## job 101
// ws2812_top
module ws2812_top(input clk, input reset, input spi_valid, input spi_data, output led);
Size in the first run: ~5200 cells after synthesis, about 5 I/O pins.
make LEC_CHECK=0 CAP_MARGIN=15 CORE_ASPECT_RATIO=0.72 CORE_MARGIN=2 CORE_UTILIZATION=72 CTS_CLUSTER_SIZE=72 GPL_ROUTABILITY_DRIVEN=1 PLACE_DENSITY_LB_ADDON=0.0 SETUP_SLACK_MARGIN=2.15 SLEW_MARGIN=20 finish   # period 7.51 ns
run.sh (not shown) runs the stock make flow with config.mk's settings and CLKGATE_MAP_FILE=.
Here is what was changed in the inputs of job 102 compared with job 101.
- SETUP_SLACK_MARGIN changed from 2.15 to -0.38
- CAP_MARGIN changed from 15 to 20
- CORE_ASPECT_RATIO changed from 0.72 to 0.71
### Flow results
- Job 102 vs job 101 — final worst slack dropped 0.24 ns.
- Looking at job 102 and job 101, the instance count along the most critical hold path is a wash.
- Final-stage net count: job 102 vs job 101 — no meaningful difference
- Footprint of the flip-flops and latches came out exactly the same in job 102 and job 101.
- Combinational power went up slightly going from job 101 to job 102.
- Job 101 → job 102: core region area saw little to no change, layout clock buffer count saw an increase, final area saw little to no change.
- According to the power report, total power for job 102 is lower than for job 101.
- Worst hold slack of job 102 is on par with job 101.
- Job 101 and job 102 ended up with roughly the same fraction of standard cell area that is sequential.
Modified inputs, job 103 compared to job 102
- a change of SETUP_SLACK_MARGIN from -0.38 to 2.21
- a change of CTS_CLUSTER_SIZE from 72 to 70
- a change of CORE_ASPECT_RATIO from 0.71 to 0.72
- a change of CAP_MARGIN from 20 to 15
- a deleted GPL_ROUTABILITY_DRIVEN that had been 1
- an added HOLD_SLACK_MARGIN of 0.13
## What came out
Compared with job 102, in job 103 number of tap instances shrank by 36, area occupied by multi-input gates held steady, share of the final layout cell area in multi-input gates held steady.

## try-ember
Starting RTL as in the previous note.
clock: 9.57 ns
lec_check: 0
abc_area: 1
cap_margin: 25
cell_pad_in_sites_detail_placement: 0
cell_pad_in_sites_global_placement: 2
core_margin: 2
core_utilization: 45
cts_cluster_diameter: 290
gpl_timing_driven: 1
max_routing_layer: met4
place_density: 0.6
slew_margin: 0
> inputs changed (try-ember -> try-fjord)
# try-ember
export LEC_CHECK = 0
export ABC_AREA = 1
export CAP_MARGIN = 25
export CELL_PAD_IN_SITES_DETAIL_PLACEMENT = 0
export CELL_PAD_IN_SITES_GLOBAL_PLACEMENT = 2
export CORE_MARGIN = 2
export CORE_UTILIZATION = 45
export CTS_CLUSTER_DIAMETER = 290
export GPL_TIMING_DRIVEN = 1
export MAX_ROUTING_LAYER = met4
export PLACE_DENSITY = 0.6
export SLEW_MARGIN = 0
create_clock -name core_clock -period 9.57 [get_ports {clk}]
# try-fjord
export LEC_CHECK = 0
export CAP_MARGIN = 20
export CORE_MARGIN = 2
export CORE_UTILIZATION = 72
export PLACE_DENSITY = 0.6
export SETUP_SLACK_MARGIN = 2.24
export SLEW_MARGIN = 20
create_clock -name core_clock -period 7.51 [get_ports {clk}]
[summary]
try-fjord reached the final stage; the timing, design-rule and antenna checks on its layout passed.
The final reports for try-fjord and try-ember show final area lower in the former.
The synthesis-to-layout area growth in try-fjord sits 0.84 points below the value recorded for try-ember.
Wire length of the first global-routing pass down about 20% in try-fjord wrt try-ember
Modified inputs, try-umber compared to try-fjord
# try-fjord
export LEC_CHECK = 0
export CAP_MARGIN = 20
export CORE_MARGIN = 2
export CORE_UTILIZATION = 72
export PLACE_DENSITY = 0.6
export SETUP_SLACK_MARGIN = 2.24
export SLEW_MARGIN = 20
create_clock -name core_clock -period 7.51 [get_ports {clk}]
# try-umber
export LEC_CHECK = 0
export CAP_MARGIN = 15
export CORE_MARGIN = 2
export CORE_UTILIZATION = 72
export CTS_CLUSTER_SIZE = 70
export PLACE_DENSITY_LB_ADDON = 0.0
export SETUP_SLACK_MARGIN = 2.21
export SLEW_MARGIN = 20
create_clock -name core_clock -period 7.51 [get_ports {clk}]
[summary]
Summary of the comparison: clock share of power is higher in try-umber, relative to try-fjord. Any difference in wire length between try-umber and try-fjord is small enough to ignore. From try-fjord to try-umber the numbers moved as follows: number of clock buffer instances in the layout +about 7%; design area ~0 delta; setup slack at placement -39 ps; headroom to the max-slew limit -7.8 points; total design power +about 1%. Diff try-umber..try-fjord | global-route track usage on met2 | negligible. Initial antenna violation count, try-fjord and try-umber: higher on try-umber.
Inputs modified between try-umber and try-violet:
# try-umber
export LEC_CHECK = 0
export CAP_MARGIN = 15
export CORE_MARGIN = 2
export CORE_UTILIZATION = 72
export CTS_CLUSTER_SIZE = 70
export PLACE_DENSITY_LB_ADDON = 0.0
export SETUP_SLACK_MARGIN = 2.21
export SLEW_MARGIN = 20
create_clock -name core_clock -period 7.51 [get_ports {clk}]
# try-violet
export LEC_CHECK = 0
export CAP_MARGIN = 40
export CORE_ASPECT_RATIO = 1.33
export CORE_MARGIN = 2
export CORE_UTILIZATION = 72
export CTS_CLUSTER_SIZE = 72
export GPL_ROUTABILITY_DRIVEN = 1
export PLACE_DENSITY_LB_ADDON = 0.0
export SETUP_SLACK_MARGIN = 2.15
export SLEW_MARGIN = 20
create_clock -name core_clock -period 7.51 [get_ports {clk}]
==> results <==
Comparing try-violet and try-umber, the lower minimum clock period after layout is on try-umber.
try-umber tops out at a higher clock frequency than try-violet.
NOTE: setup slack of the critical path after layout in try-violet falls short of that of try-umber
try-violet vs. try-umber: overall power consumption went down by 0.24 mW; share of total power in combinational logic was more or less identical; detailed-routing wirelength on met1 went down by 12%.
Total length of routed wires: try-violet vs try-umber — no meaningful difference
On try-violet: worst stage delay on the critical path is 30 ps higher than what try-umber gave.
Count of fill cells added during filler insertion, try-violet and try-umber: higher on try-umber
Layer with the highest usage: met2 -> try-violet, met1 -> try-umber
Cell count delta (try-umber -> try-violet): insignificant

Setup of run A:
Starting RTL as in the previous note.
clock: 9.57 ns
lec_check: 0
abc_area: 0
cap_margin: 25
cell_pad_in_sites_detail_placement: 0
cell_pad_in_sites_global_placement: 2
core_aspect_ratio: 1.65
core_margin: 2
core_utilization: 24
cts_cluster_diameter: 290
gpl_timing_driven: 1
max_routing_layer: met4
place_density: 0.6
setup_slack_margin: 1.32
slew_margin: 0
tns_end_percent: 30
## Diff of input files: run B against run A
==> flow/config.mk <==
export PLATFORM = sky130hd
export DESIGN_NAME = ws2812_top
export DESIGN_NICKNAME = ws2812_top
export VERILOG_FILES = /design/flow/design.v
export SDC_FILE = /design/flow/constraint.sdc
export NUM_CORES = 4
export LEC_CHECK = 0
export ABC_AREA = 1
export CAP_MARGIN = 20
export CORE_MARGIN = 2
export CORE_UTILIZATION = 68
export HOLD_SLACK_MARGIN = 0.3
export PLACE_DENSITY = 0.6
export SLEW_MARGIN = 20
==> flow/constraint.sdc <==
create_clock -name core_clock -period 13.1 [get_ports {clk}]
set_input_delay 2.6200 -clock core_clock [delete_from_list [all_inputs] [get_ports {clk}]]
set_output_delay 2.6200 -clock core_clock [all_outputs]
set_load 0.01 [all_outputs]
## What came out
- Diff run B and run A: sequential share of layout area lower in run A
- Per the comparison of run B with run A, number of DRC violations after detailed routing comparable; tap cell instance count -62%.
- Count of clock-net buffers in the final layout is lower on run A
Here is what was changed in the inputs of run C compared with run B.
--- a/flow/config.mk
+++ b/flow/config.mk
@@ -7,7 +7,5 @@
 export LEC_CHECK = 0
-export ABC_AREA = 1
 export CAP_MARGIN = 20
 export CORE_MARGIN = 2
-export CORE_UTILIZATION = 68
-export HOLD_SLACK_MARGIN = 0.3
+export CORE_UTILIZATION = 66
 export PLACE_DENSITY = 0.6
==> flow/constraint.sdc <==
create_clock -name core_clock -period 13.5 [get_ports {clk}]
set_input_delay 2.7000 -clock core_clock [delete_from_list [all_inputs] [get_ports {clk}]]
set_output_delay 2.7000 -clock core_clock [all_outputs]
set_load 0.01 [all_outputs]
### Flow results
- Relative area change from synthesis to final layout, run B and run C, higher one = run C.
- For run C, the termination of the worst setup path was fifo2.count[8], unlike run B, where it was fifo2.count[7].
- Looking at met1 track demand over resource in global routing, run C sits 7.5 points higher than run B does.
- Going from run B to run C, routed wire length decreased about 9%; aoi/oai-family share of the synthesized area decreased 2.0 points; power decreased 5.9%; vertical die size decreased 1.0%.
The following lists how run D was set up differently from run C:
--- a/flow/config.mk
+++ b/flow/config.mk
@@ -9,4 +9,6 @@
 export CORE_MARGIN = 2
-export CORE_UTILIZATION = 66
-export PLACE_DENSITY = 0.6
+export CORE_UTILIZATION = 53
+export GPL_ROUTABILITY_DRIVEN = 1
+export PLACE_DENSITY_LB_ADDON = 0.01
+export SETUP_SLACK_MARGIN = 3.04
 export SLEW_MARGIN = 20
==> flow/constraint.sdc <==
create_clock -name core_clock -period 11.3 [get_ports {clk}]
set_input_delay 2.2600 -clock core_clock [delete_from_list [all_inputs] [get_ports {clk}]]
set_output_delay 2.2600 -clock core_clock [all_outputs]
set_load 0.01 [all_outputs]
Power density over cell area in run D is about 20% higher than in run C
Relative to run C, the via count of the first global-routing pass measured on run D has increased slightly.
Run D — clock power share 0.7 points higher, run C as reference
diff inputs: run D => run E
--- a/flow/config.mk
+++ b/flow/config.mk
@@ -9,6 +9,6 @@
 export CORE_MARGIN = 2
-export CORE_UTILIZATION = 53
+export CORE_UTILIZATION = 47
 export GPL_ROUTABILITY_DRIVEN = 1
 export PLACE_DENSITY_LB_ADDON = 0.01
-export SETUP_SLACK_MARGIN = 3.04
+export SETUP_SLACK_MARGIN = 3.36
 export SLEW_MARGIN = 20
==> flow/constraint.sdc <==
create_clock -name core_clock -period 14.5 [get_ports {clk}]
set_input_delay 2.9000 -clock core_clock [delete_from_list [all_inputs] [get_ports {clk}]]
set_output_delay 2.9000 -clock core_clock [all_outputs]
set_load 0.01 [all_outputs]
Notes after the runs:
- Comparing the two runs side by side, run E comes out behind run D on area of the core.
- Measured against each other, run D and run E differ in sequential portion of the cell area, the lower figure coming from run E.
- Looking at share of total power in the clock network, run E sits 0.5 points higher than run D does.
- Comparing worst setup slack after placement for run D and run E, the bigger number came from run E.
- Core util | run E vs run D | run E lower
- [compare] base=run D new=run E: multi-input combinational area share went down by 0.17 points, cell count went up by 290, remaining number of nets flagged by the antenna check after routing was more or less identical.
- Compared with run D, run E shows a higher worst setup slack.
- Run E: global-route usage is 2.0 points lower than what run D reported.
- Depth of the worst register-to-register path was lower in run D than in run E.

## lane 5
ws2812_top again, from the RTL that the note above started with.
Design ws2812_top, start of the top module:
module ws2812_top(input clk, input reset, input spi_valid, input spi_data, output led);
	parameter NUM_LEDS = 32;
	localparam NUM_BITS = NUM_LEDS*24;
	reg switch;
	wire q1,q2;
	reg[12:0] writeCount;
	wire read;	
	wire write ;		   	   
	wire empty1, empty2;
	reg justSwitched;
	bit_fifo #(.DEPTH(NUM_BITS)) fifo1(
		.clk(clk),
		.reset(reset),
		.din(spi_data),
		.wr_en(spi_valid & ~switch & write),
		.rd_en(read & switch),
		.q(q1),
		.empty(empty1),
		.full()
	);	   
	bit_fifo #(.DEPTH(NUM_BITS)) fifo2(
		.clk(clk),
		.reset(reset),
		.din(spi_data),
		.wr_en(spi_valid & switch & write),
		.rd_en(read & ~switch),
		.q(q2),
		.empty(empty2),
		.full()
	);		  
	wire readData;
	assign readData = switch ? q1 : q2;
	wire empty;
	assign empty = switch ? empty1 : empty2;
	wire ledFinished;  
	wire readDriver;
	assign read = readDriver | justSwitched;
	ledDriver ledDriver_inst(
		.clk(clk),
		.reset(reset),
		.led(led),
		.data(readData),   
		.lastBit(empty),
		.start(justSwitched),
		.finish(ledFinished),
		.read(readDriver)				  
	);
	reg ledRealFinished;
	reg firstRun;
	always @(posedge clk) begin
		if (reset) begin
			firstRun <= 1;		 
			ledRealFinished <= 1;
		end else begin
			if (justSwitched) begin
				firstRun <= 0;				
			end
			if (ledFinished)
				ledRealFinished <= 1;
			else if (justSwitched)
				ledRealFinished <= 0;
		end
	end
	reg spiFinished;
	reg seenSwitch;
	assign write = ~spiFinished | (seenSwitch!=switch);	
	wire spiRealFinished;
	assign spiRealFinished = spiFinished & (seenSwitch==switch);
	always @(posedge clk) begin
		if (reset) begin 
			writeCount <= 0;
			spiFinished <= 0;
			seenSwitch <= 0;
		end else if (spi_valid) begin
			if (writeCount==NUM_BITS-1) begin   
  ...
Settings: LEC_CHECK=0, CAP_MARGIN=15, CORE_ASPECT_RATIO=0.72, CORE_MARGIN=2, CORE_UTILIZATION=72, CTS_CLUSTER_SIZE=70, PLACE_DENSITY_LB_ADDON=0.0, SETUP_SLACK_MARGIN=2.21, SLEW_MARGIN=20; clock period 7.51 ns.
Lane 5: flow completed, timing, DRC and antenna clean
Input-level comparison between lane 1 and lane 5:
# lane 5
export LEC_CHECK = 0
export CAP_MARGIN = 15
export CORE_ASPECT_RATIO = 0.72
export CORE_MARGIN = 2
export CORE_UTILIZATION = 72
export CTS_CLUSTER_SIZE = 70
export PLACE_DENSITY_LB_ADDON = 0.0
export SETUP_SLACK_MARGIN = 2.21
export SLEW_MARGIN = 20
create_clock -name core_clock -period 7.51 [get_ports {clk}]
# lane 1
export LEC_CHECK = 0
export CAP_MARGIN = 20
export CORE_MARGIN = 2
export CORE_UTILIZATION = 72
export CTS_CLUSTER_SIZE = 72
export GPL_ROUTABILITY_DRIVEN = 1
export PLACE_DENSITY_LB_ADDON = 0.0
export SETUP_SLACK_MARGIN = 2.15
export SLEW_MARGIN = 20
export TNS_END_PERCENT = 5
create_clock -name core_clock -period 7.51 [get_ports {clk}]
==> results <==
From lane 5 to lane 1, number of buffers and inverters on the critical path did not move at all.
Lane 1 ends up with a maximum operating frequency that is 3.7% lower than in lane 5.
Side by side, post-layout utilization of the core turned out higher in lane 1 than in lane 5.
Sort lane 5 and lane 1 by fraction of standard cell area that is sequential, ascending, and lane 1 comes first.
When lane 1 is set beside lane 5, its time the worst path needs with I/O delays and setup turns out to be 0.19 ns larger.
Cmp lane 5 and lane 1 / global-route wire length before repair / higher: lane 5
Lane 5 -> lane 1: final area increased slightly
Setup slack of the worst register-to-register path: lane 1 higher than lane 5
Lane 1 vs. lane 5: global-route usage moved down, met3 wirelength from detailed routing now smaller, met1 track utilization from global routing decreased by 2.8 points relative to the old numbers.
Lane 5 ended up with fifo1.count[8]$_SDFFE_PP0P_ as its termination of the worst setup path; lane 1 ended up with fifo2.count[8]$_SDFFE_PP0P_.

Starting RTL as in the previous note.
export LEC_CHECK = 0
export ABC_AREA = 1
export CAP_MARGIN = 30
export CORE_ASPECT_RATIO = 1.32
export CORE_MARGIN = 2
export CORE_UTILIZATION = 72
export CTS_CLUSTER_DIAMETER = 353
export CTS_CLUSTER_SIZE = 10
export PLACE_DENSITY_LB_ADDON = 0.2
export SETUP_SLACK_MARGIN = 2.98
export SLEW_MARGIN = 20
create_clock -name core_clock -period 10.2 [get_ports {clk}]
The baseline ran to the end with no violations.
Next try:
ABC_AREA = unset   (was 1)
CAP_MARGIN = 20   (was 30)
CORE_ASPECT_RATIO = unset   (was 1.32)
CORE_UTILIZATION = 45   (was 72)
CTS_CLUSTER_DIAMETER = unset   (was 353)
CTS_CLUSTER_SIZE = unset   (was 10)
PLACE_DENSITY = 0.6   (was unset)
PLACE_DENSITY_LB_ADDON = unset   (was 0.2)
SETUP_SLACK_MARGIN = unset   (was 2.98)
clock period = 13.5 ns   (was 10.2 ns; I/O delays follow)
What happened: Total power goes down by 25%; global-route usage is lower by 14 points; non-clock buffer count climbs by 6; count of clock-buffer cells in the layout drops by 21; routed wire length falls by 7.9%; die area climbs by 51%; core utilization drops by 28 points; worst setup slack improved by 1900 ps; design area goes down by 2.2%; synthesized cell count drops by 35%; via count goes down by 25%.
Next try:
CORE_UTILIZATION = 21   (was 45)
clock period = 57.0 ns   (was 13.5 ns; I/O delays follow)
=>
- flip-flop count is unchanged
- cell count rises by 33%
- design area rises by 3.6%
- sequential power falls by 76%
- clock power falls by 77%
- synthesized cell count does not change
- worst hold slack loses 3.3 ps
- critical path depth stays the same
- register-to-register slack gains 44000 ps
- die area rises by 110%
Power figures rest on the tool's default switching activity, not on a simulated workload.
